Setup of job 6695:
==> flow/design.v (excerpt) <==
module tt_um_control_top #(
  parameter ADDRW = 24,
  parameter OPCODEW = 2,
  parameter REQ_QDEPTH = 4,
  parameter COMP_QDEPTH = 4
  ) (
    input  wire       ena,       
    input  wire       clk,       
    input  wire       rst_n,     
    input  wire [7:0] ui_in, 
    output wire [7:0] uo_out, 
    input  wire [7:0] uio_in,     
    output wire [7:0] uio_out, 
    output wire [7:0] uio_oe      
);
==> flow/config.mk <==
export PLATFORM = sky130hd
export DESIGN_NAME = tt_um_control_top
export DESIGN_NICKNAME = tt_um_control_top
export VERILOG_FILES = /design/flow/design.v
export SDC_FILE = /design/flow/constraint.sdc
export NUM_CORES = 4
export LEC_CHECK = 0
export ABC_AREA = 1
export CAP_MARGIN = 15
export CELL_PAD_IN_SITES_DETAIL_PLACEMENT = 1
export CELL_PAD_IN_SITES_GLOBAL_PLACEMENT = 3
export CORE_ASPECT_RATIO = 1.87
export CORE_MARGIN = 2
export CORE_UTILIZATION = 20
export CTS_CLUSTER_SIZE = 98
export GPL_TIMING_DRIVEN = 0
export HOLD_SLACK_MARGIN = 0.19
export MAX_ROUTING_LAYER = met4
export PLACE_DENSITY_LB_ADDON = 0.3
export SETUP_SLACK_MARGIN = 2.92
export SLEW_MARGIN = 20
export TNS_END_PERCENT = 65
==> flow/constraint.sdc <==
create_clock -name core_clock -period 10.0 [get_ports {clk}]
set_input_delay 2.0000 -clock core_clock [delete_from_list [all_inputs] [get_ports {clk}]]
set_output_delay 2.0000 -clock core_clock [all_outputs]
set_load 0.01 [all_outputs]
run.sh (not shown) runs the stock make flow with config.mk's settings and CLKGATE_MAP_FILE=.
Job 6695 closes out successfully: all stages finished, all timing, DRC and antenna checks passed.
The inputs of job 1379 differ from those of job 6695 as listed below.
==> flow/config.mk <==
export PLATFORM = sky130hd
export DESIGN_NAME = tt_um_control_top
export DESIGN_NICKNAME = tt_um_control_top
export VERILOG_FILES = /design/flow/design.v
export SDC_FILE = /design/flow/constraint.sdc
export NUM_CORES = 4
export LEC_CHECK = 0
export CAP_MARGIN = 20
export CORE_MARGIN = 2
export CORE_UTILIZATION = 8
export SLEW_MARGIN = 20
==> flow/constraint.sdc <==
create_clock -name core_clock -period 14.7 [get_ports {clk}]
set_input_delay 2.9400 -clock core_clock [delete_from_list [all_inputs] [get_ports {clk}]]
set_output_delay 2.9400 -clock core_clock [all_outputs]
set_load 0.01 [all_outputs]
### Flow results
Diff job 6695 -> job 1379 | largest incremental delay on the critical path | increase of 0.20 ns
The lower standard cell area after detailed placement of job 1379 and job 6695 is in job 6695.
Summary of the comparison: chip area estimate from yosys synthesis is lower in job 1379, relative to job 6695.
Clock power: job 1379 vs job 6695 down 37%
Higher layout buffer count excluding clock buffers goes to job 6695 over job 1379.
Inputs modified between job 1379 and job 2871:
--- a/flow/config.mk
+++ b/flow/config.mk
@@ -9,3 +9,3 @@
 export CORE_MARGIN = 2
-export CORE_UTILIZATION = 8
+export CORE_UTILIZATION = 40
 export SLEW_MARGIN = 20
==> flow/constraint.sdc <==
create_clock -name core_clock -period 5.86 [get_ports {clk}]
set_input_delay 1.1720 -clock core_clock [delete_from_list [all_inputs] [get_ports {clk}]]
set_output_delay 1.1720 -clock core_clock [all_outputs]
set_load 0.01 [all_outputs]
## What came out
Job 2871 finished end to end and its layout was clean on timing, DRC and antenna.
Of job 2871 and job 1379, the higher power in the clock group belongs to job 2871.
Overall fraction of global-route tracks in use (job 2871 over job 1379): increase, 15 points
Sort job 2871 and job 1379 by largest clock skew in the final design, descending, and job 2871 comes first.
Looking at number of inserted diodes across job 2871 and job 1379, the one that comes out lower is job 2871.
Tally of non-filler cells in the final layout in job 2871 is 4756 lower than in job 1379
Worst setup slack sits lower in job 2871 than in job 1379.
Job 2871: share of final layout cell area taken by non-clock buffers higher than job 1379
Looking only at switching power share of the total, and setting everything else aside, the lower value of job 2871 and job 1379 goes to job 2871.
Delta (job 2871 minus job 1379): total number of placement rows decreased 56%; flop share of the area increased 7.0 points; transition time at the pin with the least slew margin increased 0.0092 ns.

========
Starting RTL as in the previous note.
// tt_um_control_top
module tt_um_control_top #(
  parameter ADDRW = 24,
  parameter OPCODEW = 2,
  parameter REQ_QDEPTH = 4,
  parameter COMP_QDEPTH = 4
  ) (
    input  wire       ena,       
    input  wire       clk,       
    input  wire       rst_n,     
    input  wire [7:0] ui_in, 
    output wire [7:0] uo_out, 
    input  wire [7:0] uio_in,     
    output wire [7:0] uio_out, 
    output wire [7:0] uio_oe      
);
  wire [7:0] in_bus = ui_in | uio_in;
  wire mosi = in_bus[0];
  wire spi_clk = in_bus[1];
  wire cs_n = in_bus[2];
  wire bus_ready = in_bus[3];
  wire [2:0] ack_in = in_bus[6:4];   
  wire miso;
  wire [7:0] data_bus_out;
  wire data_bus_valid;
  wire [7:0] out_bus;
  assign out_bus[0] = miso;
  assign out_bus[6:1] = data_bus_out[6:1];
  assign out_bus[7] = data_bus_valid;
  assign uio_out = out_bus;
  assign uo_out = out_bus;
  assign uio_oe = 8'b0 & {8{&{1'b0, ena, in_bus[7], data_bus_out[7], data_bus_out[0], 
                              valid, serializer_err, curr_mode_top, counter_top}}};
  localparam AES_INSTRW = 3*ADDRW + OPCODEW;
  localparam SHA_INSTRW = 2*ADDRW + OPCODEW;
  wire valid;
  wire [OPCODEW-1:0] opcode;
  wire [ADDRW-1:0] key_addr;
  wire [ADDRW-1:0] text_addr;
  wire [ADDRW-1:0] dest_addr;
  wire req_q_valid;
  deserializer #(.ADDRW(ADDRW), .OPCODEW(OPCODEW)) 
  deserializer_inst(.clk(clk), .rst_n(rst_n), .spi_clk(spi_clk), .mosi(mosi), .cs_n(cs_n), 
                    .aes_ready_in(aes_queue_ready), .sha_ready_in(sha_queue_ready), 
  ...
Settings: LEC_CHECK=0, CAP_MARGIN=20, CORE_MARGIN=2, CORE_UTILIZATION=70, CTS_CLUSTER_DIAMETER=54, CTS_CLUSTER_SIZE=49, SETUP_SLACK_MARGIN=0.9, SLEW_MARGIN=20; clock period 3.33 ns.
The first run completed without violations.
Then changed:
Settings changed: CORE_UTILIZATION 70 to 37, CTS_CLUSTER_DIAMETER 54 to unset, CTS_CLUSTER_SIZE 49 to unset, SETUP_SLACK_MARGIN 0.9 to unset.
Clock period 3.33 ns to 5.86 ns, I/O delays scaled along.
Outcome: The changed run went through all stages and came out clean. Cell area rose by 1.6%. Non-clock buffer count fell by 83. Area after synthesis stays the same.

========
tt_um_control_top again, from the RTL that the note above started with.
==> flow/config.mk <==
export PLATFORM = sky130hd
export DESIGN_NAME = tt_um_control_top
export DESIGN_NICKNAME = tt_um_control_top
export VERILOG_FILES = /design/flow/design.v
export SDC_FILE = /design/flow/constraint.sdc
export NUM_CORES = 4
export LEC_CHECK = 0
export ABC_AREA = 1
export CAP_MARGIN = 20
export CORE_MARGIN = 2
export CORE_UTILIZATION = 72
export CTS_CLUSTER_DIAMETER = 380
export CTS_CLUSTER_SIZE = 15
export HOLD_SLACK_MARGIN = -0.1
export PLACE_DENSITY_LB_ADDON = 0.04
export SETUP_SLACK_MARGIN = 0.89
export SLEW_MARGIN = 20
==> flow/constraint.sdc <==
create_clock -name core_clock -period 3.26 [get_ports {clk}]
set_input_delay 0.6520 -clock core_clock [delete_from_list [all_inputs] [get_ports {clk}]]
set_output_delay 0.6520 -clock core_clock [all_outputs]
set_load 0.01 [all_outputs]
The first run finished with timing, DRC and antenna clean.
Next try:
--- a/flow/config.mk
+++ b/flow/config.mk
@@ -10,8 +10,4 @@
 export CORE_MARGIN = 2
 export CORE_UTILIZATION = 72
-export CTS_CLUSTER_DIAMETER = 380
-export CTS_CLUSTER_SIZE = 15
-export HOLD_SLACK_MARGIN = -0.1
-export PLACE_DENSITY_LB_ADDON = 0.04
-export SETUP_SLACK_MARGIN = 0.89
+export SETUP_SLACK_MARGIN = 0.31
 export SLEW_MARGIN = 20
==> flow/constraint.sdc (replaced) <==
create_clock -name core_clock -period 3.27 [get_ports {clk}]
set_input_delay 0.6540 -clock core_clock [delete_from_list [all_inputs] [get_ports {clk}]]
set_output_delay 0.6540 -clock core_clock [all_outputs]
set_load 0.01 [all_outputs]
Effect: Via count hardly moves. Final area rose slightly. Clock power rose by a quarter to a third. Global-route usage rose by 0.21 points. Routed wire length is about the same. Power rose by a few percent.

========
middle:
tt_um_control_top again, from the RTL that the note above started with.
==> flow/config.mk <==
export PLATFORM = sky130hd
export DESIGN_NAME = tt_um_control_top
export DESIGN_NICKNAME = tt_um_control_top
export VERILOG_FILES = /design/flow/design.v
export SDC_FILE = /design/flow/constraint.sdc
export NUM_CORES = 4
export LEC_CHECK = 0
export ABC_AREA = 1
export CAP_MARGIN = 20
export CORE_MARGIN = 2
export CORE_UTILIZATION = 72
export CTS_CLUSTER_DIAMETER = 396
export CTS_CLUSTER_SIZE = 14
export PLACE_DENSITY_LB_ADDON = 0.04
export SETUP_SLACK_MARGIN = 0.9
export SLEW_MARGIN = 20
==> flow/constraint.sdc <==
create_clock -name core_clock -period 3.33 [get_ports {clk}]
set_input_delay 0.6660 -clock core_clock [delete_from_list [all_inputs] [get_ports {clk}]]
set_output_delay 0.6660 -clock core_clock [all_outputs]
set_load 0.01 [all_outputs]
The inputs of north differ from those of middle as listed below.
Settings: CTS_CLUSTER_DIAMETER: 396 -> unset; SETUP_SLACK_MARGIN: 0.9 -> unset; CTS_CLUSTER_SIZE: 14 -> unset; PLACE_DENSITY_LB_ADDON: 0.04 -> unset; CORE_UTILIZATION: 72 -> 71; the clock period (ns, I/O delays scaled along): 3.33 -> 4.64.
From middle to north, synthesized cell count did not move at all. north vs middle: post-cts sizing count down in north. clkdlybuf4s50_1 as the critical-path cell with the highest stage delay was reported by north, and dfrtp_2 by middle. Power per cell area: north vs middle down about 25%. When the final numbers for north and middle were put side by side, the worst setup margin turned out to be greater in middle.
No activity file was given, so power comes from the tool's default toggle rates.
